Design money_clicker, start of the top module:
module money_clicker(clk, rst, key_data, key_valid, tick, money, asset, HEX0, HEX1, HEX2, HEX3, HEX4, HEX5);
	input clk;
	input rst;
	input [7:0] key_data;
	input key_valid;
	input tick;
	output [39:0] money;
	output [7:0] asset;
	output [6:0] HEX0, HEX1, HEX2, HEX3, HEX4, HEX5;
	wire [3:0] Millions;
	wire [3:0] HundredThousands;
	wire [3:0] TenThousands;
	wire [3:0] Thousands;
	wire [3:0] Hundreds;
	wire [3:0] Tens;
	wire [3:0] Ones;
	wire click, buy, upgradeClick, one, two, three, four, five, six, seven, eight;
	wire [7:0] prev_data;
	wire selection;
	binaryToBCD convert (money[39:0], Millions[3:0], HundredThousands[3:0], TenThousands[3:0], Thousands[3:0], Hundreds[3:0], Tens[3:0], Ones[3:0]);
	hexDecoder H0(Ones[3:0], HEX0);
	hexDecoder H1(Tens[3:0], HEX1);
	hexDecoder H2(Hundreds[3:0], HEX2);
	hexDecoder H3(Thousands[3:0], HEX3);
	hexDecoder H4(TenThousands[3:0], HEX4);
	hexDecoder H5(HundredThousands[3:0], HEX5);
	prevData prev(clk, rst, key_valid, key_data, prev_data);
	logicController control(clk, rst, key_data, key_valid, click, buy, one, two, three, four, five, six, seven, eight, selection, upgradeClick);
	logicDatapath datapath(clk, rst, tick, money, prev_data, asset, click, buy, upgradeClick, one, two, three, four, five, six, seven, eight);
endmodule
For scale: ~150 flip-flops.
==> flow/config.mk <==
export PLATFORM = sky130hd
export DESIGN_NAME = money_clicker
export DESIGN_NICKNAME = money_clicker
export VERILOG_FILES = /design/flow/design.v
export SDC_FILE = /design/flow/constraint.sdc
export NUM_CORES = 4
export LEC_CHECK = 0
export ABC_AREA = 1
export CAP_MARGIN = 35
export CELL_PAD_IN_SITES_DETAIL_PLACEMENT = 0
export CELL_PAD_IN_SITES_GLOBAL_PLACEMENT = 1
export CORE_MARGIN = 5
export CORE_UTILIZATION = 40
export CTS_CLUSTER_DIAMETER = 86
export CTS_CLUSTER_SIZE = 82
export GPL_ROUTABILITY_DRIVEN = 0
export HOLD_SLACK_MARGIN = 0.1
export PLACE_DENSITY_LB_ADDON = 0.27
export SLEW_MARGIN = 0
export TNS_END_PERCENT = 15
==> flow/constraint.sdc <==
create_clock -name core_clock -period 40.5 [get_ports {clk}]
set_input_delay 8.1000 -clock core_clock [delete_from_list [all_inputs] [get_ports {clk}]]
set_output_delay 8.1000 -clock core_clock [all_outputs]
set_load 0.01 [all_outputs]
run.sh (not shown) runs the stock make flow with config.mk's settings and CLKGATE_MAP_FILE=.
Then changed:
ABC_AREA = not set   (was 1)
CAP_MARGIN = 20   (was 35)
CELL_PAD_IN_SITES_DETAIL_PLACEMENT = not set   (was 0)
CELL_PAD_IN_SITES_GLOBAL_PLACEMENT = not set   (was 1)
CORE_MARGIN = 2   (was 5)
CTS_CLUSTER_DIAMETER = not set   (was 86)
CTS_CLUSTER_SIZE = not set   (was 82)
GPL_ROUTABILITY_DRIVEN = not set   (was 0)
HOLD_SLACK_MARGIN = not set   (was 0.1)
PLACE_DENSITY_LB_ADDON = not set   (was 0.27)
SLEW_MARGIN = 20   (was 0)
TNS_END_PERCENT = not set   (was 15)
clock period = 18.0 ns   (was 40.5 ns; I/O delays follow)
The new run completed and failed the layout checks on setup timing.
Cell count is higher by 22%.
Via count is higher by 32%.
Utilization is higher by 12 points.
Setup slack loses 17 ns.
Non-clock buffer count is higher by 718.
Routed wire length is higher by 35%.
Die area is higher by 12%.
Area after synthesis is higher by 18%.
Then changed:
CORE_UTILIZATION = 66   (was 40)
SETUP_SLACK_MARGIN = -1.27   (was not set)
clock period = 19.3 ns   (was 18.0 ns; I/O delays follow)
Outcome: The changed run finished but failed the layout checks on setup timing; design area shrinks by roughly a tenth; critical path depth fell by 10; count of clock-buffer cells in the layout increases by 2; synthesized cell count stays the same; utilization goes up by 24 points; die size fell by well over a third; worst setup slack is worse by 0.65 ns; sequential share of layout area grows by 1.4 points; clock skew hardly moves.
Then changed:
CORE_UTILIZATION = 40   (was 66)
SETUP_SLACK_MARGIN = not set   (was -1.27)
clock period = 25.0 ns   (was 19.3 ns; I/O delays follow)
Outcome:
- With this change the flow finished clean
- global-route usage falls by 17 points
- hold slack barely changes
- sequential share of layout area goes up by 1.1 points
- synthesized cell count stays the same
- worst setup slack improves by 2.7 ns
- via count went down by 14%
- core utilization decreases by 37 points
- area after synthesis does not change
Then changed:
ABC_AREA = 0   (was not set)
CELL_PAD_IN_SITES_GLOBAL_PLACEMENT = 1   (was not set)
CORE_UTILIZATION = 26   (was 40)
CTS_CLUSTER_DIAMETER = 77   (was not set)
CTS_CLUSTER_SIZE = 100   (was not set)
PLACE_DENSITY = 0.88   (was not set)
SLEW_MARGIN = 5   (was 20)
TNS_END_PERCENT = 20   (was not set)
Outcome:
- The new run passed the timing, design-rule and antenna checks
- sequential share of layout area goes down by 0.25 points
- utilization goes down by 15 points
- worst setup slack is worse by 0.032 ns
- design area went up by 2.4%
- clock-buffer cell count stays the same
- wire length went up by 2.3%
- fmax barely changes
- hold slack stays flat
- via count rises by 1.5%
